Design cu_engine, start of the top module:
module cu_engine (
    input  clk, nrst,
    input  [71:0] filter, 
    input  [23:0] data_in,
    input  [ 8:0] pe_en_ctrl,
    output [15:0] pe_out
);
For scale: about 120 I/O pins, ~0.028 mm^2 of cells after synthesis.
Settings: LEC_CHECK=0, ABC_AREA=1, CAP_MARGIN=0, CELL_PAD_IN_SITES_DETAIL_PLACEMENT=0, CELL_PAD_IN_SITES_GLOBAL_PLACEMENT=3, CORE_ASPECT_RATIO=0.91, CORE_MARGIN=2, CORE_UTILIZATION=32, CTS_CLUSTER_DIAMETER=210, GPL_ROUTABILITY_DRIVEN=0, GPL_TIMING_DRIVEN=1, MAX_ROUTING_LAYER=met4, MIN_ROUTING_LAYER=met1, SETUP_SLACK_MARGIN=0.21, SLEW_MARGIN=20, TNS_END_PERCENT=60; clock period 10.6 ns.
run.sh (not shown) runs the stock make flow with config.mk's settings and CLKGATE_MAP_FILE=.
Rerun with:
Settings changed: ABC_AREA 1 to unset, CAP_MARGIN 0 to 20, CTS_CLUSTER_DIAMETER 210 to 222, CTS_CLUSTER_SIZE set to 98, GPL_TIMING_DRIVEN 1 to 0, MAX_ROUTING_LAYER met4 to met5, SETUP_SLACK_MARGIN 0.21 to -0.33, SLEW_MARGIN 20 to 0, TNS_END_PERCENT 60 to 15.
Clock period 10.6 ns to 3.55 ns, I/O delays scaled along.
What happened: The new run reached the layout checks and failed them: negative setup slack; sequential power came out higher to 3.0 times its value; die area falls by 5.8%; first-iteration DRC count is lower by 40%; total power rose to 3.1 times its value; synthesized cell count went down by 26%; count of clock-buffer cells in the layout fell by 1; register-to-register slack degrades by 7.2 ns; combinational power rose to 3.2 times its value.
Rerun with:
Settings changed: ABC_AREA set to 1, CAP_MARGIN 20 to 0, CORE_ASPECT_RATIO 0.91 to 0.5.
Outcome:
- The changed run finished but failed the layout checks on negative setup slack
- routed wire length goes up by 10%
- clock power goes up by about 3%
- power goes up by 17%
- utilization goes down by 0.19 points
- count of clock-buffer cells in the layout goes up by 1
- critical path depth does not change
- setup slack is better by 0.41 ns
- maximum frequency goes up by 7.9%
- final cell count goes up by 24%
- design area goes up by 5.6%
Rerun with:
Settings changed: CAP_MARGIN 0 to 20, CELL_PAD_IN_SITES_DETAIL_PLACEMENT 0 to unset, CELL_PAD_IN_SITES_GLOBAL_PLACEMENT 3 to unset, CORE_ASPECT_RATIO 0.5 to unset, CORE_UTILIZATION 32 to 72, CTS_CLUSTER_DIAMETER 222 to unset, CTS_CLUSTER_SIZE 98 to unset, GPL_TIMING_DRIVEN 0 to unset, MAX_ROUTING_LAYER met5 to unset, MIN_ROUTING_LAYER met1 to unset, SETUP_SLACK_MARGIN -0.33 to unset, SLEW_MARGIN 0 to 20, TNS_END_PERCENT 15 to 10.
Clock period 3.55 ns to 3.7 ns, I/O delays scaled along.
After rerunning: The changed run produced a layout that fails on negative setup slack. Critical path depth went down by 2. Synthesized cell count stays the same. Routed wire length increases by 13%. Final cell count is lower by 5.9%. Clock power falls by about 5%. Design area grows by 7.4%. Power rose by 11%. Non-clock buffer count climbs by 362. Clock-buffer cell count stays the same. Synthesized area stays the same. Via count increases by 24%.
Rerun with:
Settings changed: ABC_AREA 1 to unset, CORE_UTILIZATION 72 to 51, GPL_ROUTABILITY_DRIVEN 0 to unset, TNS_END_PERCENT 10 to unset.
Clock period 3.7 ns to 5.78 ns, I/O delays scaled along.
What happened: The changed run completed and failed the layout checks on negative setup slack. Sequential share of layout area rises by 1.6 points. Synthesized area falls by about 6%. Critical path depth rises by 2. Clock-buffer cell count falls by 1. Worst setup slack improved by 1.6 ns. Cell area falls by 13%. Total power falls by about 56%. Synthesized cell count falls by 26%.
Rerun with:
Settings changed: CORE_MARGIN 2 to 9, CORE_UTILIZATION 51 to 40, PLACE_DENSITY_LB_ADDON set to 0.07.
Clock period 5.78 ns to 6.2 ns, I/O delays scaled along.
- Now the flow completed with no timing, DRC or antenna violations
- power went down by about 13%
- clock power came out lower by about 4%
- final area shrinks by 1.1%
- wire length goes up by about 5.4%
- setup slack gains 0.31 ns
- clock-buffer cell count rose by 1
- cell count grows by about 2.7%
- area after synthesis is unchanged

---

P:
The RTL this note starts from:
==> flow/design.v <==
module pe (
    input clk, en,
    input      [7:0] a, b,
    output reg [15:0] out
);
    always @(posedge clk) begin
        if (en) begin
            out <= a*b;
        end else begin  
            out <= 0;
        end
    end
endmodule
module cu_engine (
    input  clk, nrst,
    input  [71:0] filter, 
    input  [23:0] data_in,
    input  [ 8:0] pe_en_ctrl,
    output [15:0] pe_out
);
    reg [23:0] dff [0:1];
    wire [143:0] psum;
    pe pe00 (.clk(clk), .en(pe_en_ctrl[0]), .a(data_in[ 7: 0]), .b(filter[ 7: 0]), .out(psum[15: 0]));
    pe pe10 (.clk(clk), .en(pe_en_ctrl[1]), .a(data_in[15: 8]), .b(filter[15: 8]), .out(psum[31:16]));
    pe pe20 (.clk(clk), .en(pe_en_ctrl[2]), .a(data_in[23:16]), .b(filter[23:16]), .out(psum[47:32]));
    pe pe01 (.clk(clk), .en(pe_en_ctrl[3]), .a(dff[0][ 7: 0]), .b(filter[31:24]), .out(psum[63:48]));
    pe pe11 (.clk(clk), .en(pe_en_ctrl[4]), .a(dff[0][15: 8]), .b(filter[39:32]), .out(psum[79:64]));
    pe pe21 (.clk(clk), .en(pe_en_ctrl[5]), .a(dff[0][23:16]), .b(filter[47:40]), .out(psum[95:80]));
    pe pe02 (.clk(clk), .en(pe_en_ctrl[6]), .a(dff[1][ 7: 0]), .b(filter[55:48]), .out(psum[111: 96]));
    pe pe12 (.clk(clk), .en(pe_en_ctrl[7]), .a(dff[1][15: 8]), .b(filter[63:56]), .out(psum[127:112]));
    pe pe22 (.clk(clk), .en(pe_en_ctrl[8]), .a(dff[1][23:16]), .b(filter[71:64]), .out(psum[143:128]));
    always @(posedge clk) begin
        if (!nrst) begin
            dff[0] <= 0;
            dff[1] <= 0;
        end else begin
            dff[0] <= data_in;
            dff[1] <= dff[0]; 
        end
    end
    assign pe_out = psum[15:0] + psum[31:16] + psum[47:32] + psum[63:48] + psum[79:64] + psum[95:80] + psum[111:96] + psum[127:112] + psum[143:128];
endmodule
clock: 4.39 ns
lec_check: 0
abc_area: 1
cap_margin: 20
core_margin: 2
core_utilization: 72
place_density: 0.36
setup_slack_margin: 1.22
slew_margin: 20
tns_end_percent: 5
Completing all stages was not enough for P: its layout failed the final checks because of negative setup slack.
Input-level comparison between Q and P:
==> flow/constraint.sdc <==
create_clock -name core_clock -period 6.8 [get_ports {clk}]
set_input_delay 1.3600 -clock core_clock [delete_from_list [all_inputs] [get_ports {clk}]]
set_output_delay 1.3600 -clock core_clock [all_outputs]
set_load 0.01 [all_outputs]
## What came out
Q ran to completion and came out clean on the timing, design-rule and antenna checks. On worst setup slack after layout, P loses to Q. Q — fraction of power consumed by the clock network 1.7 points higher, P as reference. Comparing Q against P, there is no change at all in cell depth of the worst hold path. The final-layout fill cell count in Q was higher than what P gave. Clock sink count came out exactly the same in Q and P. Min global-route wire length before repair across Q and P: Q. Compared with P, in Q amount of wire on met3 after detailed routing shows a reduction of 50%, post-layout period usage of the worst path shows a reduction of 43 points, hold slack shows an increase of 29 ps, slew at the pin closest to its max-slew limit shows a reduction of 110 ps. In Q the worst-case register-to-register setup slack turned out 2670 ps higher than in P.
The inputs of R differ from those of Q as listed below.
diff --git a/flow/config.mk b/flow/config.mk
--- a/flow/config.mk
+++ b/flow/config.mk
@@ -8 +7,0 @@
-export ABC_AREA = 1
@@ -12,2 +11,3 @@
-export PLACE_DENSITY = 0.36
-export SETUP_SLACK_MARGIN = 1.22
+export CTS_CLUSTER_SIZE = 50
+export MAX_ROUTING_LAYER = met4
+export PLACE_DENSITY = 0.67
@@ -15 +14,0 @@
-export TNS_END_PERCENT = 5
==> flow/constraint.sdc <==
create_clock -name core_clock -period 5.11 [get_ports {clk}]
set_input_delay 1.0220 -clock core_clock [delete_from_list [all_inputs] [get_ports {clk}]]
set_output_delay 1.0220 -clock core_clock [all_outputs]
set_load 0.01 [all_outputs]
Notes after the runs:
Via count of the routed design sits lower in R than in Q. Wire length on R is up relative to Q. On part of the cycle the worst path needs: between Q and R, it ends up higher for R. R vs Q: Yosys chip area down by a few percent. Completing all stages was not enough for R: its layout failed the final checks because of negative setup slack. R gives more area share of fa/ha/maj cells after synthesis than Q did. | worst ir drop on vdd | higher: R |.
Setup changes, R to S
diff --git a/flow/config.mk b/flow/config.mk
--- a/flow/config.mk
+++ b/flow/config.mk
@@ -10,4 +10 @@
-export CORE_UTILIZATION = 72
-export CTS_CLUSTER_SIZE = 50
-export MAX_ROUTING_LAYER = met4
-export PLACE_DENSITY = 0.67
+export CORE_UTILIZATION = 11
==> flow/constraint.sdc <==
create_clock -name core_clock -period 7.95 [get_ports {clk}]
set_input_delay 1.5900 -clock core_clock [delete_from_list [all_inputs] [get_ports {clk}]]
set_output_delay 1.5900 -clock core_clock [all_outputs]
set_load 0.01 [all_outputs]
[summary]
S: flow completed, timing, DRC and antenna clean. The sequential share of layout area reported for S is smaller than that of R by 0.43 points. S against R; power density over the cells is down by more than a quarter. Post-route fraction of the period consumed by the critical path ends up higher on R. In S, detailed-router iteration count before antenna repair is lower than in R.
Input-level comparison between T and S:
diff --git a/flow/config.mk b/flow/config.mk
--- a/flow/config.mk
+++ b/flow/config.mk
@@ -10 +10,2 @@
-export CORE_UTILIZATION = 11
+export CORE_UTILIZATION = 65
+export MAX_ROUTING_LAYER = met4
==> flow/constraint.sdc <==
create_clock -name core_clock -period 5.19 [get_ports {clk}]
set_input_delay 1.0380 -clock core_clock [delete_from_list [all_inputs] [get_ports {clk}]]
set_output_delay 1.0380 -clock core_clock [all_outputs]
set_load 0.01 [all_outputs]
[summary]
STATUS standby leakage power: T loses against S
Taking S as the reference, in T total non-filler cell area in the finished layout fell 3.6%, final standard cell count with taps included and fillers excluded decreased by about 40% relative to the old numbers, routed wire length now sits lower, detail-routed via count per cell grew by about 70%, total net switching power shows an increase of 53%.
In T the implementation ran to completion but is not tape-out ready, as the final checks report negative setup slack.
Relative to S, worst reg2reg path depth has increased by 3 in T.
Power and IR drop assume default switching activity.
